$ cat flow/run.sh
#!/bin/bash
# the make line also repeats each setting of config.mk as NAME=value (left out here)
make -C /OpenROAD-flow-scripts/flow DESIGN_CONFIG=/design/flow/config.mk WORK_HOME=/design/flow/orfs CLKGATE_MAP_FILE= finish
$ cat flow/config.mk
export PLATFORM = sky130hd
export DESIGN_NAME = conv_engine
export DESIGN_NICKNAME = conv_engine
export VERILOG_FILES = /design/flow/design.v
export SDC_FILE = /design/flow/constraint.sdc
export NUM_CORES = 4
export LEC_CHECK = 0
export ABC_AREA = 1
export CAP_MARGIN = 15
export CELL_PAD_IN_SITES_DETAIL_PLACEMENT = 1
export CELL_PAD_IN_SITES_GLOBAL_PLACEMENT = 2
export CORE_ASPECT_RATIO = 1.27
export CORE_MARGIN = 6
export CORE_UTILIZATION = 33
export GPL_ROUTABILITY_DRIVEN = 0
export GPL_TIMING_DRIVEN = 0
export HOLD_SLACK_MARGIN = 0.15
export SETUP_SLACK_MARGIN = 0.96
export SLEW_MARGIN = 15
$ cat flow/constraint.sdc
create_clock -name core_clock -period 10.0 [get_ports {clk}]
set_input_delay 2.0000 -clock core_clock [delete_from_list [all_inputs] [get_ports {clk}]]
set_output_delay 2.0000 -clock core_clock [all_outputs]
set_load 0.01 [all_outputs]
$ cat flow/design.v
module iterator(
	clk,
	reset,
	en_ctrl, 
	i, 
	j, 
	k,
	l,
	m, 
	n,
	en_sum,
	en_save,
	fin_r,
	in_row,
	in_col
);
	parameter [8-1:0] CONV_DIM_IMG    = 32;  
	parameter [8-1:0] CONV_DIM_OUT    = 32;  
	parameter [8-1:0] CONV_DIM_KERNEL = 5;   
	parameter [8-1:0] CONV_OUT_CH     = 32;  
	parameter [8-1:0] CONV_DIM_CH     = 3;
	parameter [8-1:0] STRIDE          = 1;
	parameter [8-1:0] PADDING         = 2;
	input clk;
	input en_ctrl;
	input reset;
	output en_sum;
	output en_save;
	output reg fin_r;
	output reg [8-1:0] i;
	output reg [8-1:0] j; 
	output reg [8-1:0] k; 
	output reg [8-1:0] m; 
	output reg [8-1:0] n; 
	output reg [8-1:0] l; 
	output signed [8-1:0]  in_row, in_col;
	reg fin, finish;
	wire cond;
	assign in_row = (STRIDE * j) + m - PADDING;
	assign in_col = (STRIDE * k) + n - PADDING;
	assign cond   = en_ctrl & ~fin_r;
	assign en_sum = (en_ctrl && (l < CONV_DIM_CH) && (in_row >= 8'd0 && in_col >= 8'd0 && in_row < CONV_DIM_IMG && in_col < CONV_DIM_IMG)) ? 1'b1 : 1'b0;
	assign en_save = (m > 8'd0 || n > 8'd0) ? 1'b0 : (j < 8'd2) ? 1'd1 : (l == 8'd0) ? 1'd1 : 1'b0; 
	always @(posedge clk) begin
		if(reset) begin
			fin <= 0;
			fin_r <= 0;
		end else begin
			fin <= finish;
			fin_r <= fin;
		end
	end
	always @(posedge clk) begin
		if(reset) begin
			i <= 0;
			j <= 0;
			k <= 0;
			l <= 0;
			m <= 0;
			n <= 0;
			finish <= 0;
		end else if(cond) begin
		    if(en_sum) begin
				l <= l + 8'd1;
			end else begin
				l <= 0;
				n <= n + 8'd1;
				if(n == (CONV_DIM_KERNEL-1)) begin
			    	n <= 8'b0;
			    	m <= m + 8'b1;
			    	if(m == (CONV_DIM_KERNEL-1)) begin
			    		m <= 0;
			       		k <= k + 8'b1;
			       		if(k == (CONV_DIM_OUT-1)) begin
			           		k <= 0;
			           		j <= j + 8'b1;
			           		if(j == (CONV_DIM_OUT-1)) begin
				           		j <= 0;
				           		i <= i + 8'b1;
				           		if(i == (CONV_OUT_CH-1)) begin
				            		i <= 0;
					          		finish <= 1;
				           		end
				   	    	end
			           	end
		           	end
			    end
			end
		end
	end
endmodule
module addr_generator(
    clk,
    reset,
    enable,
    en_save,
    i,
    j,
    k,
    l,
    m,
    n,
    s_addr,
    w_addr,
    b_addr,
    save_addr
);
    parameter [8-1:0] CONV_DIM_IMG    = 32;
	parameter [8-1:0] CONV_DIM_KERNEL = 5;
	parameter [8-1:0] CONV_DIM_CH     = 3;
    parameter [8-1:0] CONV_OUT_CH     = 32;
    parameter [8-1:0] CONV_DIM_OUT    = 32;
    parameter [8-1:0] STRIDE          = 1;
    parameter [8-1:0] PADDING         = 2;
    parameter [8-1:0] KSIZE           = 4;
    input clk;
    input reset;
    input enable;
    input en_save;
    input [8-1:0] i;
    input [8-1:0] j;
    input [8-1:0] k;
    input [8-1:0] m;
    input [8-1:0] n;
    input [8-1:0] l;
    output reg [16-1:0] s_addr;
    output reg [16-1:0] w_addr;
    output reg [16-1:0] save_addr;
    output reg [16-1:0] b_addr;
    always @(posedge clk) begin
        if(reset) begin
            s_addr <= 0;
            w_addr <= 0;
            b_addr <= 0;
        end else if(enable) begin
            s_addr <= (((((STRIDE * j) + m - PADDING) * CONV_DIM_IMG) + ((STRIDE * k) + n - PADDING)) * CONV_DIM_CH) + l;
            w_addr <= (i * CONV_DIM_CH * CONV_DIM_KERNEL * CONV_DIM_KERNEL) + (((m * CONV_DIM_KERNEL) + (n)) * CONV_DIM_CH) + l;
            b_addr <= i;
        end
    end
    reg [7:0] i_r, j_r, k_r;
    reg [7:0] i_r1, j_r1, k_r1;
    always @(posedge clk) begin
        if (reset) begin
            i_r <= 0;
            j_r <= 0;
            k_r <= 0;
            i_r1 <= 0;
            j_r1 <= 0;
            k_r1 <= 0;
        end else begin
            i_r  <= i;
            i_r1 <= i_r;
            j_r <= j;
            j_r1 <= j_r;
            k_r <= k;
            k_r1 <= k_r;
        end
    end
    always @(posedge clk) begin
        if (reset) begin
            save_addr <= 0;
        end else if(en_save) begin
            if (j == 0 && k == 0) begin
                save_addr <= i_r1 + (((j_r1 * CONV_DIM_OUT) + (k_r1)) * CONV_OUT_CH);
            end else begin
                save_addr <= i + (((j * CONV_DIM_OUT) + (k[KSIZE:0]-1'b1)) * CONV_OUT_CH);
            end
        end
    end
endmodule  
module conv_ctrl(
    clk,
    reset,
    en_ctrl,
    s_addr,
    w_addr,
    b_addr,
    save_addr,
    en_sum,
    en_save,
    en_write,
    s_convout,
    en_sat,
    en_mac,
    en_mult_r,
    finish
);
    parameter [8-1:0] CONV_DIM_IMG    = 32;
    parameter [8-1:0] CONV_DIM_OUT    = 32;    
    parameter [8-1:0] CONV_DIM_KERNEL = 5;     
    parameter [8-1:0] CONV_DIM_CH     = 3;    
    parameter [8-1:0] CONV_OUT_CH     = 32;   
    parameter [8-1:0] STRIDE          = 1;    
    parameter [8-1:0] PADDING         = 2;    
    parameter [8-1:0] KSIZE           = 4;
    localparam [2:0] START     = 0;
    localparam [2:0] ITERATING = 1;
    localparam [2:0] SAVE      = 2;
    localparam [2:0] END       = 3;
    input clk;
    input reset;
    input en_ctrl;
    output [16-1:0] s_addr;
    output [16-1:0] w_addr;
    output [16-1:0] save_addr;
    output [16-1:0] b_addr;
    output finish;
    output en_sum, en_save;
    output en_mult_r;
    output reg en_write, en_mac, en_sat, s_convout;
    wire [8-1:0] i, j, k, l, m, n;
    wire signed [8-1:0] in_row, in_col;
    reg en_read;
    assign en_mult_r = (k >= 8'd2 || j == 8'd2) ? 1'b1 
                     : (k == 8'd1 || j == 8'd1) ? 1'b0 
                     : (m > 8'd0  || n > 8'd0) ? 1'b0 : 1'b1; 
    always @(posedge clk) begin
        if (reset) begin
            en_read   <= 1'b0;
            en_write  <= 1'b0;
            s_convout <= 1'b0;
            en_mac    <= 1'b0; 
            en_sat    <= 1'b0;
        end else if (en_ctrl) begin
            en_read   <= en_sum;
            en_mac    <= en_read;
            s_convout <= en_save;
            en_sat    <= en_save;
            en_write  <= en_sat;
        end
    end
    iterator #(
        .CONV_DIM_IMG(CONV_DIM_IMG),
        .CONV_DIM_OUT(CONV_DIM_OUT),
        .CONV_DIM_KERNEL(CONV_DIM_KERNEL),
        .CONV_OUT_CH(CONV_OUT_CH),
        .CONV_DIM_CH(CONV_DIM_CH),
        .STRIDE(STRIDE),
        .PADDING(PADDING)
    ) iter (
        .clk(clk),
        .reset(reset),
        .en_ctrl(en_ctrl),
        .i(i),
        .j(j),
        .k(k),
        .l(l),
        .m(m),
        .n(n),
        .en_sum(en_sum),
        .en_save(en_save),    
        .fin_r(finish),
        .in_row(in_row),
        .in_col(in_col)
    );
    addr_generator #(
        .CONV_DIM_IMG(CONV_DIM_IMG),
        .CONV_DIM_KERNEL(CONV_DIM_KERNEL),
        .CONV_DIM_CH(CONV_DIM_CH),
        .CONV_DIM_OUT(CONV_DIM_OUT),
        .CONV_OUT_CH(CONV_OUT_CH),
        .STRIDE(STRIDE),
        .PADDING(PADDING),
        .KSIZE(KSIZE)
    ) address_generator (
        .clk(clk),
        .reset(reset),
        .enable(en_sum),
        .en_save(s_convout),
        .i(i),
        .j(j),
        .k(k),
        .l(l),
        .m(m),
        .n(n),
        .s_addr(s_addr),
        .w_addr(w_addr),
        .b_addr(b_addr),
        .save_addr(save_addr)
    );
endmodule
module sig_altmult_accum
(
	input [7:0] dataa,
	input [7:0] datab,
	input clk, aclr, clken, sload,
	output signed [17:0] adder_out
);
	reg	signed [17:0] old_result;
	reg signed [17:0] accum_out;
	wire signed [17:0] multa;
	reg sload_reg;
	assign multa = $signed(dataa) * $signed(datab);
	always @ (accum_out, sload_reg)
	begin
		if (sload_reg)
			old_result <= 0;
		else
			old_result <= accum_out;
	end
	assign adder_out = accum_out;
	always @ (posedge clk)
	begin
		if (aclr)
		begin
			sload_reg <= 0;
			accum_out <= 0;
		end
		else if (clken)
		begin
			sload_reg <= sload;
			accum_out <= old_result + multa;
		end
	end
endmodule
module convolve(
    clk,
    reset,
    clken,
    s_convout,
    en_sat,
    en_mult_r,
    bias,
    signal,
    weight,
    convout
);
    parameter BIAS_SHIFT = 6;
    parameter OUT_SHIFT  = 9;
    input  clk, reset, clken, s_convout, en_sat, en_mult_r;
    input  [7:0] signal, weight;
    input  [7:0] bias;
    output wire signed [7:0] convout;
    wire signed [17:0] adder_out;
    reg signed  [17:0] conv_temp;
    sig_altmult_accum mac(
        .clk(clk),
        .aclr(reset | s_convout),
        .clken(clken),
        .sload(s_convout),
        .dataa(signal),
        .datab(weight),
        .adder_out(adder_out)
    );
    reg signed [17:0] multa_r;
    always @(posedge clk) begin
        if(reset) begin
            multa_r <= 18'b0;
        end else if(en_mult_r) begin
            if (clken && s_convout) begin
                multa_r <= $signed(signal) * $signed(weight);
            end
        end else begin
            multa_r <= 18'b0;
        end
    end
    always @(posedge clk) begin
        if(reset) begin
            conv_temp <= 18'b0;
        end else if(en_sat) begin
            conv_temp <= (adder_out + multa_r + ($signed(bias) <<< BIAS_SHIFT)) >>> OUT_SHIFT;
        end
    end
    assign convout = (conv_temp >  18'sd127) ?  8'd127  :
                     (conv_temp < -18'sd128) ? -8'd128  : conv_temp[7:0];
endmodule
module conv_engine(
    input         clk,
    input         reset,
    input         en_ctrl,
    output [15:0] s_addr,
    output [15:0] w_addr,
    output [15:0] b_addr,
    input  [7:0]  signal,
    input  [7:0]  weight,
    input  [7:0]  bias,
    output [15:0] save_addr,
    output [7:0]  convout,
    output        en_write,
    output        finish
);
    wire s_convout, en_save, en_sum;
    wire en_mac, en_sat, en_mult_r;
    conv_ctrl groundctrl (
        .clk(clk),
        .reset(reset),
        .en_ctrl(en_ctrl),
        .s_addr(s_addr),
        .w_addr(w_addr),
        .b_addr(b_addr),
        .save_addr(save_addr),
        .en_sum(en_sum),
        .en_save(en_save),
        .en_write(en_write),
        .s_convout(s_convout),
        .en_sat(en_sat),
        .en_mac(en_mac),
        .en_mult_r(en_mult_r),
        .finish(finish)
    );
    convolve conv (
        .clk(clk),
        .reset(reset),
        .clken(en_mac),
        .s_convout(en_write),
        .en_sat(en_sat),
        .en_mult_r(en_mult_r),
        .bias(bias),
        .signal(signal),
        .weight(weight),
        .convout(convout)
    );
endmodule
==> run notes, run 1 <==
run metrics: CTS tree=done, Antenna diodes=0, clock skew=18.3 ps, Die H=277 µm, worst r2r src=groundctrl.iter.i[0], Yosys Chip Area=18,200 µm², Psw=about 1.5 mW, simple share=0.180, final worst slack=1870 ps, maximum number of pins on one net before global-route repair=21, via/cell ratio=between 4 and 5, clock network power=0.720 mW, worst skew pair latency=between 400 and 500 ps, CP Data Arrival Time=between 8000 and 9000 ps, Area Overhead vs Synth=12.6%, max_slew headroom=0.328, Max clock buf depth=2, worst reg-to-reg setup slack=3780 ps, Post-CTS Setup Bufs=0, Worst setup startpoint=weight[7], cell mode on critical path=nand2_1, Cell Pwr Density=approximately 160 nW/µm², Post-Syn Area=between 15,000 and 20,000 µm², Synth top cells by count=475 x inv_1, 362 x nand2_1, 231 x ha_1, 223 x a21oi_1, 199 x dfxtp_1, clock share of power=0.223, GRT Overall Usage=0.192, CTS Hold Buffers Added=0, IR drop worst, VDD=approximately 0.1 mV, Resized Gates After CTS=0, Yosys warning total=5, crit path kind=in -> reg, GRT overflow=0, asr flop ratio synth=0, initial antenna violation count=0, Multi-input gate area=~12,000 µm², ys flop type=dfxtp_1, run status=finished clean, Mapped Cells=2,417, CORE AREA=54,300 µm², ANT nets after route=0, worst-path maximum fanout=9, fill count=slightly below 7,000, Hold Slack=404 ps, Hold WC Path Type=reg -> reg, RSZ-0062 raised after global routing=no, HPWL Detailed=48.1 mm, Synth Area in XOR/XNOR=0.0647, H-Tree Depth=4, Biggest consumer=combinational cells, Sequential Power Share=0.257, Compound Share, Synth=0.127, Comb power frac=0.520, FF-to-FF End=groundctrl.address_generator.w_addr[13], dpl ws=between 1000 and 1500 ps, max incr delay on CP=between 500 and 600 ps, CP max-delay cell=fa_1, total wire length=56.8 mm, Synth top cell by count=inv_1, Synth logic family=adder cells, OpenROAD warning count=approximately 42, DR vias=approximately 16,000, Comb. pwr=1.68 mW, Post-synth regs=199, DR DRC count=0, Top cells by area=dfxtp_1 22%, ha_1 16%, fa_1 13%, Synth cell types=53, CP Buf/Inv Count=5, Fmax achieved=roughly 120 MHz, Setup crit end kind=flip-flop, CTS sink count=about 200, worst path required time=10,390 ps, TritonCTS buffer count=17, Final Hold Vio Count=0, Max Cap Viol=0, Static Leakage=10.2 nW, MUX area fraction=0, setup TNS=0 ps, Min-Delay Endpoint=groundctrl.address_generator.k_r1[5], PortBufs=76, fa+ha+maj area frac=0.289, Routed WL per cell=17.4 µm, worst hold stages=2, P_int=around 1.8 mW, fin util=0.378, Die W=approximately 220 µm, Placed Cells=3,235, fin cells=3,267, Top Family by Delay on Critical Path=adder cells, Top-area cell share=0.219, yosys stat cell total=roughly 2,400, Levels on crit path=31, layout net count=~2,900, root buffer cell=clkbuf_16, Initial DRC Count=425, sw frac=0.456, EDFF count, synth=0, Least-Margin Pin Slew=around 1000 ps, IO Count=101, die area=61,100 µm², min cycle time layout=8130 ps, Seq/Total Area, Yosys=0.219, Final Cycle Share=0.813, final setup fails=0, Setup crit start kind=primary input, hold_sp=groundctrl.address_generator.k_r[5], synthesized area per cell=approximately 7.5 µm², drt pass-1 iters=5, number of global-route vias before repair=17,300, register area=between 3000 and 4000 µm², first-pass GRT wire length=92.4 mm, FF-to-FF path depth=28, Clock transition at path regs=approximately 90 ps, P_seq=0.827 mW, post-synth top area cell=dfxtp_1, fin. max-slew vios=0, Worst Setup EP=conv.mac.accum_out[17], FP Util=0.336, Rows=96
-- routing by layer --
metal	vias to the layer above	track usage	part of all wire
met5	-	0	0
met3	34	0.0207	0.012
met4	0	0.0481	0.018
met2	64	0.375	0.56
met1	7698	0.217	0.41
li1	7897	-	-
-- area by class of cell --
| cell class | instances | area share |
|---|---|---|
| Buffer | 79 | 0.0190 |
| Clock buffer | 19 | 0.0216 |
| Clock inverter | 13 | 0.00731 |
| Inverter | 482 | 0.0882 |
| Multi-Input combinational cell | 1664 | 0.588 |
| Sequential cell | 199 | 0.194 |
| Tap cell | 735 | 0.0448 |
| Timing Repair Buffer | 76 | 0.0371 |
-- stage by stage --
step                cell area, µm²  power (mW)
finish                       20500        3.22
global route                 20500        3.53
CTS                          20500        3.32
detailed placement           19900        2.58
global placement             19900        2.56
floorplan                    18300        2.06
==> inputs of run 2 (changes only) <==
ABC_AREA = unset   (was 1)
CAP_MARGIN = 20   (was 15)
CELL_PAD_IN_SITES_DETAIL_PLACEMENT = unset   (was 1)
CELL_PAD_IN_SITES_GLOBAL_PLACEMENT = unset   (was 2)
CORE_MARGIN = 2   (was 6)
CORE_UTILIZATION = 40   (was 33)
GPL_ROUTABILITY_DRIVEN = unset   (was 0)
HOLD_SLACK_MARGIN = unset   (was 0.15)
SETUP_SLACK_MARGIN = unset   (was 0.96)
==> run 2 against run 1 <==
Still clean; fmax down 3.2%; clock skew increased by 2.7 ps; synthesized cell count down 15%.
==> run notes, run 2 <==
run metrics: run status=finished clean, FF-to-FF path depth=24, maximum number of pins on one net before global-route repair=22, asr flop ratio synth=0, fin. max-slew vios=0, Die H=240 µm, Final Cycle Share=0.840, Die W=190 µm, IR drop worst, VDD=around 0.13 mV, FP Util=0.405, worst-path maximum fanout=8, layout net count=2,542, Min-Delay Endpoint=groundctrl.address_generator.i_r1[2], Synth cell types=77, GRT overflow=0, CTS Hold Buffers Added=0, Top Family by Delay on Critical Path=AND-OR/OR-AND gates, GRT Overall Usage=0.208, Sequential Power Share=0.274, Setup crit start kind=primary input, final setup fails=0, Rows=86, worst skew pair latency=480 ps, clock network power=0.719 mW, Worst setup startpoint=weight[4], Comb power frac=0.482, CORE AREA=43,400 µm², Resized Gates After CTS=0, final worst slack=1600 ps, Setup crit end kind=flip-flop, Levels on crit path=22, PortBufs=90, Post-Syn Area=about 18,000 µm², CTS sink count=approximately 200, Max Cap Viol=0, OpenROAD warning count=40, Final Hold Vio Count=0, Seq/Total Area, Yosys=0.227, Yosys warning total=5, Compound Share, Synth=0.138, synthesized area per cell=8.57 µm², CP max-delay cell=clkdlybuf4s50_1, CP Data Arrival Time=8770 ps, Synth Area in XOR/XNOR=0.0739, P_int=1.74 mW, max_slew headroom=0.337, Area Overhead vs Synth=12.8%, H-Tree Depth=4, Comb. pwr=1.42 mW, Synth logic family=adder cells, Top cells by area=dfxtp_1 23%, ha_1 16%, fa_1 14%, Static Leakage=8.79 nW, die area=roughly 46,000 µm², Routed WL per cell=16.9 µm, clock skew=21.0 ps, sw frac=0.411, root buffer cell=clkbuf_16, Synth top cells by count=261 x inv_1, 231 x ha_1, 199 x dfxtp_1, 180 x nand2_1, 161 x nor2_1, Synth top cell by count=inv_1, Fmax achieved=119 MHz, drt pass-1 iters=5, clock share of power=0.244, ANT nets after route=0, min cycle time layout=8400 ps, ys flop type=dfxtp_1, HPWL Detailed=38.0 mm, via/cell ratio=5.15, Hold WC Path Type=reg -> reg, RSZ-0062 raised after global routing=no, first-pass GRT wire length=73.9 mm, total wire length=46.4 mm, Antenna diodes=0, fa+ha+maj area frac=0.301, worst path required time=10,370 ps, Yosys Chip Area=17,600 µm², fin util=0.457, GP Congestion=0.890, EDFF count, synth=0, MUX area fraction=0.0167, Tot Pwr=2.95 mW, worst hold stages=1, initial antenna violation count=0, yosys stat cell total=2,049, CP Buf/Inv Count=2, Initial DRC Count=602, Least-Margin Pin Slew=987 ps, Clock transition at path regs=90 ps, worst reg-to-reg setup slack=around 3400 ps, max incr delay on CP=~680 ps, post-synth top area cell=dfxtp_1, P_seq=0.807 mW, Worst Setup EP=conv.mac.accum_out[17], Mapped Cells=2,049, Psw=1.21 mW, CTS tree=done, simple share=0.168, number of global-route vias before repair=approximately 14,000, IO Count=101, CP cell instances=clkdlybuf4s50_1 > nand2_1 > fa_1 > fa_1 > fa_1 > fa_1 > inv_1 > ha_1 > a21o_1 > a21oi_1 > o21bai_1 > a21oi_1 > o21ai_0 > a21oi_1 > xnor2_1 > ha_1 > nand2_1 > a2111oi_0 > o31ai_1 > o311ai_0 > a21oi_1 > a31o_2, Post-synth regs=roughly 200, Post-CTS Setup Bufs=0, worst r2r src=groundctrl.iter.i[1], crit path kind=in -> reg, Cell Pwr Density=~150 nW/µm², Top-area cell share=0.227, TritonCTS buffer count=17, Biggest consumer=combinational cells, FF-to-FF End=groundctrl.address_generator.w_addr[15], dpl ws=between 1000 and 1500 ps, Max clock buf depth=2, hold_sp=groundctrl.address_generator.i_r[2], DR DRC count=0, DR vias=14,200, setup TNS=0 ps
==> run 2: final cells by class <==
cell class / instances / area, µm²
Fill cell: 4225 / 23600
Tap cell: 572 / 716
Clock inverter: 15 / 175
Inverter: 262 / 983
Timing Repair Buffer: 90 / 901
Sequential cell: 199 / 3980
Buffer: 69 / 338
Clock buffer: 17 / 425
Multi-Input combinational cell: 1526 / 12300
==> run 2: routing by layer <==
metal | global-route usage | wire, µm | vias up | share of wire
li1 | - | - | 7071 | -
met1 | 0.231 | 18500 | 6806 | 0.40
met2 | 0.401 | 25100 | 230 | 0.54
met3 | 0.0248 | 1340 | 68 | 0.029
met4 | 0.0806 | 1510 | 0 | 0.033
met5 | 0 | 0 | - | 0
==> run 2: stage by stage <==
stage / instance area, µm² / instances / hold WS (ps)
2_1_floorplan: 17600 / 2056 / 414
3_3_place_gp: 19200 / 2718 / 420
3_5_place_dp: 19200 / 2718 / 422
4_1_cts: 19800 / 2750 / 441
5_1_grt: 19800 / 2750 / 461
6_report: 19800 / 2750 / 440
==> inputs of run 3 (changes only) <==
CORE_ASPECT_RATIO = unset   (was 1.27)
CORE_UTILIZATION = 52   (was 40)
CTS_CLUSTER_DIAMETER = 356   (was unset)
CTS_CLUSTER_SIZE = 97   (was unset)
GPL_TIMING_DRIVEN = unset   (was 0)
SLEW_MARGIN = 20   (was 15)
clock period = 4.51 ns   (was 10.0 ns; I/O delays follow)
==> run 3 against run 2 <==
Now fails the layout checks on setup timing; synthesized cell count stayed put; clock-buffer cell count stayed put; die area is 23% lower; final area is 23% higher; critical endpoint unchanged; largest cell class unchanged.
==> run notes, run 3 <==
run metrics: yosys stat cell total=2,049, Rows=67, Biggest consumer=combinational cells, hold_sp=groundctrl.address_generator.j_r[1], post-synth top area cell=dfxtp_1, Seq/Total Area, Yosys=0.227, Synth top cell by count=inv_1, Failing Checks=setup timing, EDFF count, synth=0, final setup fails=28, layout net count=2,840, total wire length=47.2 mm, first-pass GRT wire length=76.4 mm, Setup crit start kind=primary input, Sequential Power Share=0.184, GP Congestion=0.881, min cycle time layout=5610 ps, RSZ-0062 raised after global routing=yes, Psw=3.71 mW, Final Cycle Share=1.24, Synth Area in XOR/XNOR=0.0739, Compound Share, Synth=0.138, Post-Syn Area=17,600 µm², Comb. pwr=roughly 6.2 mW, Top cells by area=dfxtp_1 23%, ha_1 16%, fa_1 14%, Placed Area=21,800 µm², Mapped Cells=2,049, Area Overhead vs Synth=38.6%, CP cell instances=buf_8 > buf_6 > and2_1 > ha_2 > fa_1 > ha_4 > fa_1 > ha_2 > fa_2 > a21o_1 > a21oi_2 > o21bai_1 > a21oi_2 > o21ai_2 > a211o_1 > a21oi_2 > xnor2_1 > ha_2 > or3_4 > o31ai_4 > o311ai_2 > a41o_1 > a31o_2, Post-synth regs=199, CP Buf/Inv Count=2, Min-Delay Endpoint=groundctrl.address_generator.j_r1[1], Cell Pwr Density=about 400 nW/µm², Levels on crit path=23, max incr delay on CP=570 ps, fa+ha+maj area frac=0.301, MUX area fraction=0.0167, Tot Pwr=9.75 mW, ANT nets after route=0, Synth top cells by count=261 x inv_1, 231 x ha_1, 199 x dfxtp_1, 180 x nand2_1, 161 x nor2_1, PortBufs=92, Initial DRC Count=717, FF-to-FF End=groundctrl.address_generator.w_addr[15], fin cells=2,924, CP max-delay cell=fa_1, Synth logic family=adder cells, Synth cell types=77, Die H=188 µm, initial antenna violation count=0, Max clock buf depth=2, Top-area cell share=0.227, Worst setup startpoint=weight[2], die area=35,300 µm², clock skew=11.1 ps, ys flop type=dfxtp_1, Setup crit end kind=flip-flop, CTS sink count=199, CP Data Arrival Time=approximately 6000 ps, crit path kind=in -> reg, Final Hold Vio Count=0, FF-to-FF path depth=24, Max Cap Viol=0, IO Count=roughly 100, final worst slack=-1100 ps, clock share of power=0.176, P_seq=1.79 mW, via/cell ratio=approximately 5.2, Static Leakage=10.8 nW, DR vias=15,300, asr flop ratio synth=0, Routed WL per cell=16.1 µm, Antenna diodes=0, DR DRC count=0, Yosys warning total=5, Clock transition at path regs=approximately 80 ps, CORE AREA=33,400 µm², worst-path maximum fanout=5, HPWL Detailed=around 36 mm, OpenROAD warning count=46, worst hold stages=1, drt pass-1 iters=5, run status=complete, but fails checks, number of global-route vias before repair=15,300, simple share=0.168, worst reg-to-reg setup slack=-890 ps, CTS tree=done, maximum number of pins on one net before global-route repair=102, Hold WC Path Type=reg -> reg, GRT overflow=0, worst r2r src=groundctrl.iter.i[1], sw frac=0.380, Placed Cells=2,834, worst skew pair latency=460 ps, P_int=around 6.0 mW, H-Tree Depth=4, max_slew headroom=0.270, FP Util=0.526, worst path required time=4870 ps, clock network power=1.72 mW, GRT Overall Usage=0.267, root buffer cell=clkbuf_16, Worst Setup EP=conv.mac.accum_out[17], Hold Slack=439 ps, TritonCTS buffer count=17, IR drop worst, VDD=0.405 mV, fin. max-slew vios=0, Fmax achieved=178 MHz, Design Area, Final=24,300 µm², Die W=about 190 µm, Yosys Chip Area=17,600 µm², Comb power frac=0.640, Top Family by Delay on Critical Path=adder cells, synthesized area per cell=8.57 µm², Least-Margin Pin Slew=1080 ps
run 3: area by class of cell:
cell class / instances / area (µm²)
inverters: 262 / 1000
clock buffers: 17 / 425
clock inverters: 15 / 223
fillers: 2568 / 9020
repair buffers: 457 / 3820
flip-flops and latches: 199 / 4010
multi-input cells: 1526 / 14300
well taps: 448 / 561
run 3: through the flow:
| step | setup slack (ps) | util | TNS (ps) |
|---|---|---|---|
| 3_5_place_dp | -2270 | 0.653 | -38070 |
| 5_1_grt | -1290 | 0.730 | -20540 |
| 4_1_cts | -1030 | 0.707 | -14680 |
| 2_1_floorplan | -1340 | - | -10230 |
| 6_report | -1100 | 0.730 | -15380 |
| 3_3_place_gp | -2210 | 0.653 | -36380 |
run 3: routing by layer:
metal  GRT usage  wire length (µm)
met4      0.0718               891
met2       0.431             21800
met3      0.0365              1870
met5           0                 0
met1       0.378             22600
run 3: timing repair:
action                                  in CTS  in global routing
hold buffers                                 0                  0
endpoints found under the setup margin      41                 38
pin swaps                                  179                116
gates resized                              252                128
setup buffers                               46                 22
==> inputs of run 4 (changes only) <==
ABC_AREA = 1   (was unset)
CORE_UTILIZATION = 63   (was 52)
CTS_CLUSTER_DIAMETER = unset   (was 356)
CTS_CLUSTER_SIZE = unset   (was 97)
clock period = 6.9 ns   (was 4.51 ns; I/O delays follow)
==> run 4 against run 3 <==
Now clean on timing, DRC and antenna; combinational power decreased by 52%; synthesized cell count increased by 18%; die area decreased by 14%; worst hold slack got worse by 34 ps; via count increased by 2.8%; wire length decreased by 8.9%; global-route usage increased by 2.1 points; clock skew increased by 2.5 ps; setup slack improved by 1400 ps; sequential power decreased by 33%; non-clock buffer count decreased by 288; register-to-register slack improved by 1600 ps; critical endpoint unchanged; largest power group unchanged; highest routed layer unchanged.
==> run notes, run 4 <==
run metrics: Clock transition at path regs=about 80 ps, fa+ha+maj area frac=0.289, via/cell ratio=5.39, post-synth top area cell=dfxtp_1, Setup crit end kind=flip-flop, Post-synth regs=around 200, Fmax achieved=about 150 MHz, die area=30,300 µm², FF-to-FF path depth=27, hold_sp=groundctrl.address_generator.k_r[3], Cell Pwr Density=255 nW/µm², layout net count=between 2,000 and 3,000, asr flop ratio synth=0, fin. max-slew vios=0, Antenna diodes=0, max_slew headroom=0.371, Routed WL per cell=14.7 µm, Worst setup startpoint=weight[2], MUX area fraction=0, H-Tree Depth=4, yosys stat cell total=about 2,400, initial antenna violation count=0, Max clock buf depth=2, DR DRC count=0, Die H=174 µm, Sequential Power Share=0.229, Mapped Cells=around 2,400, maximum number of pins on one net before global-route repair=a little under 90, Hold WC Path Type=reg -> reg, Synth top cells by count=475 x inv_1, 362 x nand2_1, 231 x ha_1, 223 x a21oi_1, 199 x dfxtp_1, HPWL Detailed=34.0 mm, run status=finished clean, worst path required time=7260 ps, worst r2r src=groundctrl.iter.m[3], Post-Syn Area=18,200 µm², CP Data Arrival Time=roughly 7000 ps, Biggest consumer=combinational cells, GRT overflow=0, P_int=roughly 3.1 mW, CTS tree=done, Rows=62, Synth Area in XOR/XNOR=0.0647, Final Cycle Share=0.959, simple share=0.180, CP max-delay cell=clkdlybuf4s50_1, Yosys Chip Area=18,200 µm², final setup fails=0, clock skew=13.6 ps, ys flop type=dfxtp_1, CTS sink count=199, Least-Margin Pin Slew=944 ps, worst reg-to-reg setup slack=~740 ps, CORE AREA=~29,000 µm², Comb. pwr=3.01 mW, Die W=174 µm, Comb power frac=0.575, Psw=2.19 mW, min cycle time layout=6620 ps, Synth cell types=53, worst skew pair latency=about 460 ps, Static Leakage=10.4 nW, Seq/Total Area, Yosys=0.219, Worst Setup EP=conv.mac.accum_out[17], DR vias=approximately 16,000, total wire length=approximately 43 mm, worst-path maximum fanout=5, Initial DRC Count=962, Placed Cells=2,896, Min-Delay Endpoint=groundctrl.address_generator.k_r1[3], fin cells=2,930, sw frac=0.417, OpenROAD warning count=42, IO Count=101, Synth top cell by count=inv_1, cell mode on critical path=nand2_1, clock share of power=0.197, Top Family by Delay on Critical Path=adder cells, FF-to-FF End=groundctrl.address_generator.w_addr[13], clock network power=1.03 mW, crit path kind=in -> reg, P_seq=1.20 mW, Top cells by area=dfxtp_1 22%, ha_1 16%, fa_1 13%, Compound Share, Synth=0.127, PortBufs=92, Tot Pwr=roughly 5.2 mW, TritonCTS buffer count=17, GRT Overall Usage=0.288, Final Hold Vio Count=0, Top-area cell share=0.219, synthesized area per cell=7.54 µm², Setup crit start kind=primary input, Levels on crit path=29, EDFF count, synth=0, root buffer cell=clkbuf_16, IR drop worst, VDD=0.243 mV, number of global-route vias before repair=between 15,000 and 20,000, setup TNS=0 ps, FP Util=0.637, Yosys warning total=5, CP Buf/Inv Count=7, Synth logic family=adder cells, worst hold stages=2, max incr delay on CP=630 ps, first-pass GRT wire length=72.0 mm, Max Cap Viol=0, GP Congestion=0.937, Area Overhead vs Synth=12.8%, ANT nets after route=0, drt pass-1 iters=6
## run 4: what timing repair did
item | CTS | global route
hold buffers | 0 | 0
pin swaps | 0 | 14
resized | 1 | 22
setup buffers | 0 | 2
endpoints found under the hold margin | 0 | 0
endpoints found under the setup margin | 1 | 5
## run 4: area by class of cell
class / instances / area [µm²]
multi-input combinational: 1664 / 12200
fill: 2316 / 8070
sequential: 199 / 3980
inverter: 482 / 1810
timing repair buffer: 169 / 1510
tap: 384 / 480
clock buffer: 17 / 425
clock inverter: 15 / 180
## run 4: through the flow
| step | util | area [µm²] | hold slack [ps] | setup slack [ps] |
|---|---|---|---|---|
| final | 0.718 | 20600 | 405 | 284 |
| after floorplan | - | 18300 | 388 | 221 |
| after detailed placement | 0.693 | 19800 | 396 | -516 |
| after global placement | 0.693 | 19800 | 391 | -391 |
| after CTS | 0.714 | 20400 | 405 | 0.896 |
| after global routing | 0.718 | 20600 | 417 | -79.8 |
## run 4: layer usage
metal | share of wire | track usage | wire length (µm) | up-vias
met5 | 0 | 0 | 0 | -
met4 | 0.023 | 0.0858 | 986 | 0
met3 | 0.029 | 0.0238 | 1250 | 69
met2 | 0.52 | 0.548 | 22500 | 328
met1 | 0.43 | 0.344 | 18300 | 7463
li1 | - | - | - | 7924
==> inputs of run 5 (changes only) <==
ABC_AREA = unset   (was 1)
CELL_PAD_IN_SITES_GLOBAL_PLACEMENT = 2   (was unset)
CORE_MARGIN = 3   (was 2)
CORE_UTILIZATION = 48   (was 63)
CTS_CLUSTER_DIAMETER = 364   (was unset)
GPL_ROUTABILITY_DRIVEN = 0   (was unset)
MAX_ROUTING_LAYER = met4   (was unset)
MIN_ROUTING_LAYER = met2   (was unset)
PLACE_DENSITY_LB_ADDON = 0.3   (was unset)
SLEW_MARGIN = 40   (was 20)
TNS_END_PERCENT = 65   (was unset)
clock period = 10.0 ns   (was 6.9 ns; I/O delays follow)
==> run 5 against run 4 <==
Now fails the layout checks on DRC; power is 43% lower; non-clock buffer count shrank 69; critical endpoint unchanged; worst hold slack improved by 27 ps; clock skew up 4.1 ps; die area rose by 28%; wire length is 1.4% higher; setup slack better by 1400 ps; register-to-register slack gained 1900 ps.
==> run notes, run 5 <==
run metrics: first-pass GRT wire length=70.2 mm, CP Buf/Inv Count=2, PortBufs=roughly 92, Resized Gates After CTS=0, Setup crit start kind=primary input, Failing Checks=DRC, Static Leakage=8.69 nW, CTS Hold Buffers Added=0, via/cell ratio=between 7 and 8, Synth cell types=between 70 and 80, Top Family by Delay on Critical Path=AND-OR/OR-AND gates, fin. max-slew vios=0, sw frac=0.418, Max clock buf depth=2, Comb. pwr=1.47 mW, Yosys warning total=5, final setup fails=0, clock network power=0.707 mW, Routed WL per cell=16.9 µm, Design Area, Final=19,400 µm², GRT overflow=0, DR vias=~19,000, clock skew=17.7 ps, Sequential Power Share=0.271, worst skew pair latency=470 ps, asr flop ratio synth=0, Tot Pwr=2.98 mW, FF-to-FF End=groundctrl.address_generator.w_addr[15], worst path required time=10,360 ps, Worst Setup EP=conv.mac.accum_out[17], max_slew headroom=0.429, Fmax achieved=120 MHz, P_int=1.74 mW, Min-Delay Endpoint=groundctrl.iter.fin_r, die area=38,900 µm², Setup crit end kind=flip-flop, Mapped Cells=2,049, CTS sink count=approximately 200, CTS tree=done, Area Overhead vs Synth=10.6%, Post-synth regs=between 150 and 200, Hold WC Path Type=reg -> reg, DR DRC count=2, CP max-delay cell=clkdlybuf4s50_1, hold_sp=groundctrl.iter.fin, IR drop worst, VDD=0.128 mV, max incr delay on CP=680 ps, MUX area fraction=0.0167, CP Data Arrival Time=roughly 8700 ps, initial antenna violation count=1, GRT Overall Usage=0.352, FF-to-FF path depth=22, Yosys Chip Area=17,600 µm², clock share of power=0.237, post-synth top area cell=dfxtp_1, fa+ha+maj area frac=0.301, Placed Area=18,800 µm², worst hold stages=1, Synth Area in XOR/XNOR=0.0739, Final Hold Vio Count=0, ANT nets after route=0, P_seq=0.808 mW, grt met2 use=0.380, root buffer cell=clkbuf_16, worst r2r src=groundctrl.iter.i[0], TritonCTS buffer count=17, FP Util=0.490, synthesized area per cell=approximately 8.6 µm², worst-path maximum fanout=8, OpenROAD warning count=40, Top cells by area=dfxtp_1 23%, ha_1 16%, fa_1 14%, simple share=0.168, Post-Syn Area=between 15,000 and 20,000 µm², ys flop type=dfxtp_1, EDFF count, synth=0, Least-Margin Pin Slew=855 ps, drt pass-1 iters=around 53, crit path kind=in -> reg, Clock transition at path regs=~80 ps, fill count=3,372, Die H=about 200 µm, Synth top cell by count=inv_1, Initial DRC Count=2,398, min cycle time layout=around 8400 ps, RSZ-0062 raised after global routing=no, Seq/Total Area, Yosys=0.227, run status=complete, but fails checks, Synth logic family=adder cells, number of global-route vias before repair=around 21,000, total wire length=43.6 mm, routing usage on met1=0, Synth top cells by count=261 x inv_1, 231 x ha_1, 199 x dfxtp_1, 180 x nand2_1, 161 x nor2_1, yosys stat cell total=between 2,000 and 2,500, Final Cycle Share=0.835, Psw=around 1.2 mW, Biggest consumer=combinational cells, IO Count=101, H-Tree Depth=4, worst reg-to-reg setup slack=2660 ps, Top-area cell share=0.227, GR Util met3=0.508, layout net count=2,483, CP cell instances=clkdlybuf4s50_1 > nand2_1 > fa_1 > fa_1 > fa_1 > fa_1 > inv_1 > ha_1 > a21o_1 > a21oi_1 > o21bai_1 > a21oi_1 > o21ai_0 > a21oi_1 > xnor2_1 > ha_1 > nand2_1 > a2111oi_0 > o31ai_1 > o311ai_0 > a21oi_1 > a31o_2, setup TNS=0 ps, Post-CTS Setup Bufs=0, Levels on crit path=22, Comb power frac=0.492, Worst setup startpoint=weight[4], Rows=69, HPWL Detailed=33.1 mm, CORE AREA=35,800 µm², maximum number of pins on one net before global-route repair=88, Die W=between 150 and 200 µm, Cell Pwr Density=154 nW/µm², Max Cap Viol=0, GR peak layer=met3, Compound Share, Synth=0.138
## run 5: metal layers
layer  share of wire  wire [µm]  up-vias
li1                -          -     6902
met1               0          0     7159
met2            0.51      22400     4896
met3            0.43      18800      343
met4           0.055       2400        0
met5               0          0        -
## run 5: layout make-up
| type | count | area (µm²) | area share |
|---|---|---|---|
| Antenna cell | 5 | 12.5 | 0.000644 |
| Sequential cell | 199 | 3980 | 0.205 |
| Clock buffer | 18 | 439 | 0.0226 |
| Tap cell | 461 | 577 | 0.0297 |
| Inverter | 262 | 983 | 0.0506 |
| Timing Repair Buffer | 100 | 982 | 0.0506 |
| Clock inverter | 13 | 136 | 0.00702 |
| Multi-Input combinational cell | 1526 | 12300 | 0.634 |
## run 5: per-stage QoR
stage | setup slack [ps] | utilization | instances | hold slack, ps
2_1_floorplan | 2650 | - | 2056 | 414
3_5_place_dp | 1360 | 0.525 | 2547 | 424
6_report | 1650 | 0.542 | 2584 | 432
5_1_grt | 1330 | 0.542 | 2584 | 445
4_1_cts | 1790 | 0.541 | 2578 | 436
3_3_place_gp | 1530 | 0.525 | 2547 | 417
==> inputs of run 6 (changes only) <==
CELL_PAD_IN_SITES_GLOBAL_PLACEMENT = unset   (was 2)
CORE_ASPECT_RATIO = 0.71   (was unset)
CORE_UTILIZATION = 66   (was 48)
CTS_CLUSTER_DIAMETER = unset   (was 364)
GPL_ROUTABILITY_DRIVEN = unset   (was 0)
MIN_ROUTING_LAYER = unset   (was met2)
PLACE_DENSITY_LB_ADDON = 0.08   (was 0.3)
SETUP_SLACK_MARGIN = 0.69   (was unset)
SLEW_MARGIN = 30   (was 40)
TNS_END_PERCENT = unset   (was 65)
clock period = 6.04 ns   (was 10.0 ns; I/O delays follow)
==> run 6 against run 5 <==
Fails layout checks on setup timing; power is 140% higher; utilization is 33 points higher; wire length is 33% higher; setup slack worse by 1900 ps; clock skew is 4.3 ps lower; sequential share of layout area is 2.6 points lower; register-to-register slack worse by 2500 ps; sequential cell count stayed put; combinational power went up to 3.2 times the previous value; non-clock buffer count is 189 higher; synthesized cell count stayed put.
==> run notes, run 6 <==
run metrics: run status=complete, but fails checks, Failing Checks=setup timing, max_slew headroom=0.325, simple share=0.168, worst hold stages=1, Tot Pwr=7.21 mW, Die W=between 150 and 200 µm, Cell Pwr Density=322 nW/µm², Hold WC Path Type=reg -> reg, max incr delay on CP=470 ps, final worst slack=-269 ps, Least-Margin Pin Slew=1010 ps, CP Buf/Inv Count=9, root buffer cell=clkbuf_16, Comb. pwr=4.67 mW, Top cells by area=dfxtp_1 23%, ha_1 16%, fa_1 14%, FP Util=0.682, Fmax achieved=159 MHz, FF-to-FF End=groundctrl.address_generator.w_addr[15], worst path required time=~6400 ps, Final Hold Vio Count=0, Static Leakage=9.85 nW, FF-to-FF path depth=26, OpenROAD warning count=43, GRT overflow=0, Antenna diodes=0, P_seq=1.34 mW, post-synth top area cell=dfxtp_1, Worst setup startpoint=weight[1], worst r2r src=groundctrl.iter.i[1], Compound Share, Synth=0.138, synthesized area per cell=8.57 µm², Synth top cells by count=261 x inv_1, 231 x ha_1, 199 x dfxtp_1, 180 x nand2_1, 161 x nor2_1, Area Overhead vs Synth=27.3%, number of global-route vias before repair=15,500, min cycle time layout=between 6000 and 7000 ps, drt pass-1 iters=8, EDFF count, synth=0, cell mode on critical path=buf_6, Max clock buf depth=2, DR vias=about 17,000, fin. max-slew vios=0, Yosys Chip Area=17,600 µm², maximum number of pins on one net before global-route repair=53, fin cells=2,638, initial antenna violation count=0, worst reg-to-reg setup slack=roughly 120 ps, Min-Delay Endpoint=groundctrl.address_generator.k_r1[5], Synth Area in XOR/XNOR=0.0739, setup TNS=-706 ps, Worst Setup EP=conv.mac.accum_out[14], yosys stat cell total=between 2,000 and 2,500, CP Data Arrival Time=6640 ps, Synth logic family=adder cells, Top-area cell share=0.227, worst skew pair latency=460 ps, Setup crit end kind=flip-flop, via/cell ratio=between 6 and 7, H-Tree Depth=4, fa+ha+maj area frac=0.301, Mapped Cells=2,049, dpl ws=-1090 ps, CP max-delay cell=fa_1, IR drop worst, VDD=roughly 0.40 mV, CTS sink count=~200, Placed Cells=between 2,000 and 3,000, Levels on crit path=29, Sequential Power Share=0.185, crit path kind=in -> reg, PortBufs=92, Synth top cell by count=inv_1, CTS tree=done, Max Cap Viol=0, final setup fails=4, Rows=49, Post-Syn Area=roughly 18,000 µm², worst-path maximum fanout=4, CORE AREA=25,700 µm², DR DRC count=0, Die H=approximately 140 µm, Seq/Total Area, Yosys=0.227, IO Count=101, clock skew=13.4 ps, Post-synth regs=199, ANT nets after route=0, Top Family by Delay on Critical Path=adder cells, clock network power=1.20 mW, hold_sp=groundctrl.address_generator.k_r[5], sw frac=0.405, Comb power frac=0.647, Routed WL per cell=21.9 µm, Setup crit start kind=primary input, GRT Overall Usage=0.351, Final Cycle Share=1.04, GP Congestion=~1, asr flop ratio synth=0, layout net count=2,672, fin util=0.869, P_int=4.29 mW, total wire length=57.9 mm, Biggest consumer=combinational cells, Clock transition at path regs=about 90 ps, Yosys warning total=5, RSZ-0062 raised after global routing=yes, die area=around 29,000 µm², clock share of power=0.167, TritonCTS buffer count=17, HPWL Detailed=approximately 35 mm, Synth cell types=between 70 and 80, ys flop type=dfxtp_1, first-pass GRT wire length=77.8 mm, Psw=2.92 mW, MUX area fraction=0.0167, Initial DRC Count=between 1,500 and 2,000
-- run 6: layout make-up --
class,count,area [µm²]
Clock buffer,18,429
Clock inverter,13,158
Fill cell,1275,3390
Inverter,262,995
Multi-Input combinational cell,1526,13900
Sequential cell,199,4010
Tap cell,331,414
Timing Repair Buffer,289,2490
-- run 6: repair_timing --
| action | CTS | global route |
|---|---|---|
| setup endpoints to repair | 22 | 25 |
| pin swaps | 115 | 165 |
| gates resized | 231 | 168 |
| gates cloned | 0 | 0 |
| buffers inserted | 36 | 39 |
| hold buffers | 0 | 0 |
-- run 6: per-stage QoR --
step	cell area [µm²]	hold slack (ps)
finish	22400	445
global route	22400	456
CTS	21300	447
detailed placement	19700	427
global placement	19700	418
floorplan	17800	414
-- run 6: per-layer routing --
metal | part of all wire | track usage | vias to the layer above
li1 | - | - | 7331
met1 | 0.40 | 0.485 | 7985
met2 | 0.43 | 0.521 | 1117
met3 | 0.12 | 0.0834 | 341
met4 | 0.051 | 0.0910 | 0
met5 | 0 | - | -
==> inputs of run 7 (changes only) <==
CORE_ASPECT_RATIO = unset   (was 0.71)
CORE_MARGIN = 2   (was 3)
CORE_UTILIZATION = 68   (was 66)
CTS_CLUSTER_DIAMETER = 359   (was unset)
CTS_CLUSTER_SIZE = 37   (was unset)
HOLD_SLACK_MARGIN = 0.29   (was unset)
MAX_ROUTING_LAYER = unset   (was met4)
PLACE_DENSITY_LB_ADDON = unset   (was 0.08)
SETUP_SLACK_MARGIN = -0.38   (was 0.69)
SLEW_MARGIN = 20   (was 30)
clock period = 5.75 ns   (was 6.04 ns; I/O delays follow)
==> run 7 against run 6 <==
The layout still fails its checks (setup timing); non-clock buffer count down 39; register-to-register slack worse by 150 ps; clock power about the same; clock-buffer cell count down 1; global-route usage down 1.7 points; sequential cell count unchanged; combinational power down 17%; critical path type unchanged; highest routed layer unchanged.
==> run notes, run 7 <==
run metrics: Yosys warning total=5, fill count=approximately 1,700, Initial DRC Count=960, Synth Area in XOR/XNOR=0.0739, Placed Cells=2,554, ys flop type=dfxtp_1, GRT Overall Usage=0.334, Post-Syn Area=17,600 µm², CP Data Arrival Time=~6600 ps, hold_sp=groundctrl.address_generator.i_r[3], CTS tree=done, CTS sink count=199, max incr delay on CP=570 ps, IO Count=101, Comb. pwr=3.87 mW, worst hold stages=1, CP max-delay cell=fa_1, FP Util=0.696, Worst Setup EP=conv.mac.accum_out[17], Top-area cell share=0.227, EDFF count, synth=0, Mapped Cells=2,049, worst path required time=6090 ps, Placed Area=a little under 20,000 µm², FF-to-FF End=groundctrl.address_generator.w_addr[13], DR vias=15,000, TritonCTS buffer count=17, Rows=58, final setup fails=6, Sequential Power Share=0.216, Fmax achieved=161 MHz, Area Overhead vs Synth=17.8%, Comb power frac=0.596, IR drop worst, VDD=0.330 mV, Hold WC Path Type=reg -> reg, sw frac=0.401, die area=27,100 µm², Routed WL per cell=between 15 and 20 µm, HPWL Detailed=34.4 mm, post-synth top area cell=dfxtp_1, CP Buf/Inv Count=7, yosys stat cell total=~2,000, Min-Delay Endpoint=groundctrl.address_generator.i_r1[3], Max clock buf depth=2, Seq/Total Area, Yosys=0.227, Failing Checks=setup timing, min cycle time layout=between 6000 and 7000 ps, total wire length=~45 mm, run status=complete, but fails checks, Worst setup startpoint=weight[7], crit path kind=in -> reg, Synth logic family=adder cells, Least-Margin Pin Slew=975 ps, Final Hold Vio Count=0, Die W=between 150 and 200 µm, Max Cap Viol=0, Synth top cells by count=261 x inv_1, 231 x ha_1, 199 x dfxtp_1, 180 x nand2_1, 161 x nor2_1, FF-to-FF path depth=25, simple share=0.168, P_int=3.89 mW, clock skew=just under 20 ps, Antenna diodes=0, Yosys Chip Area=17,600 µm², CORE AREA=25,300 µm², CTS Hold Buffers Added=0, MUX area fraction=0.0167, Die H=165 µm, maximum number of pins on one net before global-route repair=82, via/cell ratio=5.77, Clock transition at path regs=80 ps, Static Leakage=9.48 nW, Design Area, Final=20,700 µm², Top Family by Delay on Critical Path=adder cells, Final Cycle Share=1.08, DR DRC count=0, RSZ-0062 raised after global routing=yes, Setup crit end kind=flip-flop, Synth top cell by count=inv_1, Setup crit start kind=primary input, Biggest consumer=combinational cells, PortBufs=92, clock share of power=0.188, P_seq=1.41 mW, final worst slack=-454 ps, worst skew pair latency=460 ps, fa+ha+maj area frac=0.301, initial antenna violation count=0, drt pass-1 iters=5, GRT overflow=0, Post-synth regs=199, Levels on crit path=26, OpenROAD warning count=43, fin cells=about 2,600, layout net count=2,633, worst r2r src=groundctrl.iter.i[1], setup TNS=-1770 ps, Compound Share, Synth=0.138, worst-path maximum fanout=4, max_slew headroom=0.345, Synth cell types=slightly below 80, Psw=~2.6 mW, ANT nets after route=0, H-Tree Depth=4, clock network power=around 1.2 mW, first-pass GRT wire length=71.8 mm, GP Congestion=between 1 and 1.5, root buffer cell=clkbuf_16, number of global-route vias before repair=15,200, Cell Pwr Density=around 310 nW/µm², fin. max-slew vios=0, Top cells by area=dfxtp_1 23%, ha_1 16%, fa_1 14%, synthesized area per cell=8.57 µm², worst reg-to-reg setup slack=-30 ps, asr flop ratio synth=0
[run 7: metrics by stage]
stage / hold slack (ps) / setup WS, ps / utilization / total power [mW]
after floorplan: 414 / -367 / - / 3.42
after global placement: 416 / -1230 / 0.783 / 4.60
after detailed placement: 420 / -1380 / 0.783 / 4.71
after CTS: 433 / -379 / 0.810 / 6.09
after global routing: 457 / -626 / 0.819 / 6.82
final: 427 / -454 / 0.819 / 6.50
[run 7: layer usage]
metal,track usage,routed length (µm),vias to the layer above
li1,-,-,7248
met1,0.383,17700,7188
met2,0.615,23300,413
met3,0.0382,1830,144
met4,0.162,2210,0
met5,0,0,-
[run 7: what timing repair did]
item | 4_1_cts | 5_1_grt
pin swaps | 24 | 53
endpoints found under the setup margin | 6 | 10
gates resized | 67 | 81
gates cloned | 0 | 0
hold endpoints to repair | 0 | 0
setup buffers | 5 | 9
[run 7: final cells by class]
class | count | area, µm² | area share
tap | 330 | 413 | 0.0200
clock inverter | 15 | 159 | 0.00768
timing repair buffer | 250 | 2050 | 0.0992
multi-input combinational | 1526 | 12700 | 0.612
clock buffer | 17 | 425 | 0.0206
sequential | 199 | 3990 | 0.193
inverter | 262 | 987 | 0.0477
==> inputs of run 8 (changes only) <==
ABC_AREA = 0   (was unset)
CAP_MARGIN = 25   (was 20)
CORE_ASPECT_RATIO = 0.54   (was unset)
CORE_UTILIZATION = 65   (was 68)
CTS_CLUSTER_DIAMETER = unset   (was 359)
CTS_CLUSTER_SIZE = unset   (was 37)
GPL_ROUTABILITY_DRIVEN = 1   (was unset)
HOLD_SLACK_MARGIN = unset   (was 0.29)
MIN_ROUTING_LAYER = met1   (was unset)
SETUP_SLACK_MARGIN = unset   (was -0.38)
SLEW_MARGIN = 15   (was 20)
TNS_END_PERCENT = 60   (was unset)
clock period = 10.3 ns   (was 5.75 ns; I/O delays follow)
==> run 8 against run 7 <==
First-iteration DRC count is 44% higher; final area is 6.7% lower; sequential share of layout area is 1.4 points higher; now clean on timing, DRC and antenna; clock-buffer cell count stayed put.
==> run notes, run 8 <==
run metrics: root buffer cell=clkbuf_16, CTS sink count=199, CP Buf/Inv Count=2, CTS tree=done, fa+ha+maj area frac=0.301, Final Hold Vio Count=0, HPWL Detailed=34.6 mm, OpenROAD warning count=42, MUX area fraction=0.0167, Levels on crit path=22, DR DRC count=0, Yosys Chip Area=~18,000 µm², clock network power=0.682 mW, Post-Syn Area=between 15,000 and 20,000 µm², RSZ-0062 raised after global routing=no, Hold WC Path Type=reg -> reg, synthesized area per cell=8.57 µm², worst-path maximum fanout=8, CP max-delay cell=clkdlybuf4s50_1, ANT nets after route=0, Post-CTS Setup Bufs=0, Synth cell types=just under 80, Setup crit start kind=primary input, max_slew headroom=0.362, Compound Share, Synth=0.138, post-synth top area cell=dfxtp_1, EDFF count, synth=0, IO Count=approximately 100, Post-synth regs=199, CORE AREA=26,700 µm², Seq/Total Area, Yosys=0.227, ys flop type=dfxtp_1, P_seq=0.785 mW, H-Tree Depth=4, P_int=1.71 mW, Fmax achieved=roughly 120 MHz, Worst setup startpoint=weight[4], Yosys warning total=5, setup TNS=0 ps, worst hold stages=1, total wire length=43.7 mm, CTS Hold Buffers Added=0, CP Data Arrival Time=8880 ps, layout net count=around 2,500, Static Leakage=8.70 nW, min cycle time layout=8510 ps, Comb power frac=0.499, Synth logic family=adder cells, Mapped Cells=2,049, DR vias=14,300, worst path required time=10,670 ps, yosys stat cell total=~2,000, run status=finished clean, hold_sp=groundctrl.address_generator.j_r[1], initial antenna violation count=0, Setup crit end kind=flip-flop, via/cell ratio=5.75, Final Cycle Share=0.827, Max Cap Viol=0, Top Family by Delay on Critical Path=AND-OR/OR-AND gates, Min-Delay Endpoint=groundctrl.address_generator.j_r1[1], Comb. pwr=1.46 mW, FF-to-FF End=groundctrl.address_generator.w_addr[13], Psw=1.22 mW, Area Overhead vs Synth=9.89%, FP Util=0.658, PortBufs=a little over 90, simple share=0.168, dpl ws=1480 ps, Routed WL per cell=around 18 µm, first-pass GRT wire length=71.4 mm, final setup fails=0, Top cells by area=dfxtp_1 23%, ha_1 16%, fa_1 14%, Placed Cells=2,458, clock share of power=0.233, Die W=roughly 230 µm, GRT Overall Usage=0.314, clock skew=about 6.6 ps, Antenna diodes=0, FF-to-FF path depth=24, Design Area, Final=19,300 µm², Top-area cell share=0.227, Placed Area=around 19,000 µm², Max clock buf depth=2, crit path kind=in -> reg, maximum number of pins on one net before global-route repair=68, Rows=44, max incr delay on CP=680 ps, asr flop ratio synth=0, Least-Margin Pin Slew=944 ps, Synth top cell by count=inv_1, Cell Pwr Density=152 nW/µm², GP Congestion=0.992, fin. max-slew vios=0, Synth top cells by count=261 x inv_1, 231 x ha_1, 199 x dfxtp_1, 180 x nand2_1, 161 x nor2_1, worst skew pair latency=470 ps, Biggest consumer=combinational cells, Worst Setup EP=conv.mac.accum_out[17], GRT overflow=0, fin cells=2,491, Initial DRC Count=between 1,000 and 1,500, sw frac=0.416, IR drop worst, VDD=between 0.15 and 0.2 mV, fin util=0.723, Sequential Power Share=0.268, die area=28,400 µm², Resized Gates After CTS=0, drt pass-1 iters=6, worst reg-to-reg setup slack=3780 ps, final worst slack=1790 ps, Synth Area in XOR/XNOR=0.0739, Clock transition at path regs=80 ps, number of global-route vias before repair=13,500, TritonCTS buffer count=17, Die H=125 µm, worst r2r src=groundctrl.iter.i[0], CP cell instances=clkdlybuf4s50_1 > nand2_1 > fa_1 > fa_1 > fa_1 > fa_1 > inv_1 > ha_1 > a21o_1 > a21oi_1 > o21bai_1 > a21oi_1 > o21ai_0 > a21oi_1 > xnor2_1 > ha_1 > nand2_1 > a2111oi_0 > o31ai_1 > o311ai_0 > a21oi_1 > a31o_2
==> run 8: layer usage <==
layer  part of all wire  GRT usage  up-vias
met1               0.52      0.506     6835
li1                   -          -     6950
met4             0.0084     0.0538        0
met2               0.38      0.418      498
met5                  0          0        -
met3              0.093     0.0769       45
==> run 8: stage by stage <==
| step | hold slack, ps | total power [mW] |
|---|---|---|
| after CTS | 442 | 2.90 |
| after global placement | 420 | 2.15 |
| after global routing | 455 | 3.12 |
| after detailed placement | 424 | 2.21 |
| after floorplan | 414 | 1.85 |
| final | 437 | 2.93 |
==> run 8: final cells by class <==
type | count | area (µm²)
Timing Repair Buffer | 104 | 1010
Clock inverter | 15 | 158
Tap cell | 368 | 460
Sequential cell | 199 | 3980
Clock buffer | 17 | 425
Fill cell | 2191 | 7400
Inverter | 262 | 983
Multi-Input combinational cell | 1526 | 12300
==> inputs of run 9 (changes only) <==
CAP_MARGIN = 5   (was 25)
CELL_PAD_IN_SITES_GLOBAL_PLACEMENT = 2   (was unset)
CORE_ASPECT_RATIO = unset   (was 0.54)
CORE_UTILIZATION = 59   (was 65)
CTS_CLUSTER_SIZE = 40   (was unset)
GPL_ROUTABILITY_DRIVEN = unset   (was 1)
GPL_TIMING_DRIVEN = 0   (was unset)
HOLD_SLACK_MARGIN = -0.05   (was unset)
MIN_ROUTING_LAYER = met2   (was met1)
PLACE_DENSITY_LB_ADDON = 0.11   (was unset)
SLEW_MARGIN = 10   (was 15)
TNS_END_PERCENT = 70   (was 60)
clock period = 7.81 ns   (was 10.3 ns; I/O delays follow)
==> run 9 against run 8 <==
The run now fails in global placement without I/O (3_1_place_gp_skip_io); die area grew 9.7%; area after synthesis is the same; synthesized cell count unchanged.
==> run notes, run 9 <==
run metrics: Halt Reason=[ERROR FLW-0024] Place density exceeds 1.0 (current PLACE_DENSITY_LB_ADDON =  0.11). Please check if the value of  PLACE_DENSITY_LB_ADDON is between 0 and 0.99., Yosys warning total=5, MUX area fraction=0.0167, Rows=approximately 63, Top-area cell share=0.227, Synth top cell by count=inv_1, Mapped Cells=2,049, Post-synth regs=199, EDFF count, synth=0, Seq/Total Area, Yosys=0.227, synthesized area per cell=8.57 µm², Die W=approximately 180 µm, Post-Syn Area=17,600 µm², ys flop type=dfxtp_1, run status=stopped before the end, asr flop ratio synth=0, fa+ha+maj area frac=0.301, simple share=0.168, Synth top cells by count=261 x inv_1, 231 x ha_1, 199 x dfxtp_1, 180 x nand2_1, 161 x nor2_1, Synth Area in XOR/XNOR=0.0739, post-synth top area cell=dfxtp_1, yosys stat cell total=roughly 2,000, Top cells by area=dfxtp_1 23%, ha_1 16%, fa_1 14%, Synth logic family=adder cells, Die H=~180 µm, Failed at=global placement without I/O (3_1_place_gp_skip_io), die area=31,200 µm², CORE AREA=slightly below 30,000 µm², Compound Share, Synth=0.138, Synth cell types=roughly 77, FP Util=0.596, Yosys Chip Area=17,600 µm²
==> inputs of run 10 (changes only) <==
CAP_MARGIN = 15   (was 5)
CELL_PAD_IN_SITES_GLOBAL_PLACEMENT = unset   (was 2)
CORE_UTILIZATION = 72   (was 59)
CTS_CLUSTER_DIAMETER = 200   (was unset)
CTS_CLUSTER_SIZE = 33   (was 40)
GPL_TIMING_DRIVEN = 1   (was 0)
MIN_ROUTING_LAYER = unset   (was met2)
PLACE_DENSITY = 0.66   (was unset)
PLACE_DENSITY_LB_ADDON = unset   (was 0.11)
SETUP_SLACK_MARGIN = -0.31   (was unset)
clock period = 5.62 ns   (was 7.81 ns; I/O delays follow)
==> run 10 against run 9 <==
Now fails the layout checks on setup timing; synthesized cell count unchanged; die area fell by 18%; area after synthesis is the same.
==> run notes, run 10 <==
run metrics: yosys stat cell total=a little over 2,000, fa+ha+maj area frac=0.301, Static Leakage=9.74 nW, HPWL Detailed=between 30 and 40 mm, worst-path maximum fanout=5, Worst Setup EP=conv.mac.accum_out[17], RSZ-0062 raised after global routing=yes, Cell Pwr Density=335 nW/µm², OpenROAD warning count=about 45, Top-area cell share=0.227, run status=complete, but fails checks, layout net count=2,682, PortBufs=between 90 and 100, final worst slack=-608 ps, GP Congestion=0.979, Final Hold Vio Count=0, Final Cycle Share=1.11, worst reg-to-reg setup slack=-290 ps, CORE AREA=24,100 µm², clock network power=1.23 mW, hold_sp=groundctrl.address_generator.j_r[5], Placed Area=approximately 20,000 µm², FF-to-FF End=groundctrl.address_generator.w_addr[15], number of global-route vias before repair=about 16,000, Psw=~3 mW, Top cells by area=dfxtp_1 23%, ha_1 16%, fa_1 14%, asr flop ratio synth=0, CP Buf/Inv Count=6, synthesized area per cell=8.57 µm², Biggest consumer=combinational cells, fin. max-slew vios=0, Synth top cell by count=inv_1, sw frac=0.418, Die W=160 µm, Max Cap Viol=0, Top Family by Delay on Critical Path=adder cells, Yosys warning total=5, Synth top cells by count=261 x inv_1, 231 x ha_1, 199 x dfxtp_1, 180 x nand2_1, 161 x nor2_1, DR DRC count=0, CTS tree=done, post-synth top area cell=dfxtp_1, Synth logic family=adder cells, total wire length=51.6 mm, initial antenna violation count=0, EDFF count, synth=0, DR vias=~16,000, Compound Share, Synth=0.138, maximum number of pins on one net before global-route repair=~90, Min-Delay Endpoint=groundctrl.address_generator.j_r1[5], Hold WC Path Type=reg -> reg, cell mode on critical path=fa_1, Rows=57, ys flop type=dfxtp_1, Setup crit start kind=primary input, max incr delay on CP=550 ps, worst r2r src=groundctrl.iter.i[1], P_int=4.16 mW, CP Data Arrival Time=6570 ps, Area Overhead vs Synth=21.5%, drt pass-1 iters=7, max_slew headroom=0.380, Clock transition at path regs=80 ps, Comb. pwr=approximately 4.5 mW, crit path kind=in -> reg, min cycle time layout=6230 ps, root buffer cell=clkbuf_16, TritonCTS buffer count=17, Die H=160 µm, Initial DRC Count=1,358, Seq/Total Area, Yosys=0.227, worst hold stages=1, FF-to-FF path depth=26, Max clock buf depth=2, Post-synth regs=between 150 and 200, Sequential Power Share=0.201, Antenna diodes=0, clock skew=17.5 ps, Failing Checks=setup timing, Comb power frac=0.628, fill count=1,216, CTS sink count=199, Routed WL per cell=19.5 µm, Synth cell types=77, Hold Slack=440 ps, clock share of power=0.171, H-Tree Depth=4, Design Area, Final=~21,000 µm², Post-Syn Area=17,600 µm², final setup fails=14, Least-Margin Pin Slew=924 ps, simple share=0.168, Worst setup startpoint=weight[7], GRT overflow=0, IR drop worst, VDD=0.317 mV, worst skew pair latency=450 ps, worst path required time=~6000 ps, die area=25,700 µm², GRT Overall Usage=0.384, Synth Area in XOR/XNOR=0.0739, Mapped Cells=2,049, first-pass GRT wire length=79.1 mm, Setup crit end kind=flip-flop, IO Count=101, Levels on crit path=25, Fmax achieved=161 MHz, Yosys Chip Area=approximately 18,000 µm², dpl ws=-1410 ps, CP max-delay cell=fa_1, MUX area fraction=0.0167, via/cell ratio=6.09, P_seq=1.44 mW, FP Util=0.729, ANT nets after route=0
## run 10: repair_timing
item | 4_1_cts | 5_1_grt
buffers inserted | 13 | 12
setup endpoints to repair | 13 | 12
hold buffers | 0 | 0
resized | 127 | 67
pin swaps | 59 | 57
## run 10: layout make-up
class | instances | area [µm²] | area share
clock inverters | 13 | 136 | 0.00639
repair buffers | 299 | 2450 | 0.115
flip-flops and latches | 199 | 3990 | 0.187
clock buffers | 19 | 433 | 0.0203
well taps | 324 | 405 | 0.0190
multi-input cells | 1526 | 12900 | 0.606
inverters | 262 | 987 | 0.0462
## run 10: stage by stage
| stage | TNS (ps) | instances | total power [mW] | utilization |
|---|---|---|---|---|
| after global placement | -10640 | 2591 | 4.69 | 0.834 |
| after floorplan | -1230 | 2056 | 3.52 | - |
| after detailed placement | -12440 | 2591 | 4.82 | 0.834 |
| after CTS | -2290 | 2634 | 6.51 | 0.870 |
| after global routing | -7010 | 2642 | 7.46 | 0.885 |
| final | -3760 | 2642 | 7.15 | 0.885 |
## run 10: layer usage
layer / global-route usage / vias to the layer above / part of all wire
met4: 0.224 / 0 / 0.063
met2: 0.708 / 785 / 0.51
li1: - / 7362 / -
met5: 0 / - / 0
met3: 0.0558 / 244 / 0.061
met1: 0.419 / 7690 / 0.36
Power is estimated from default activity; no workload was simulated.
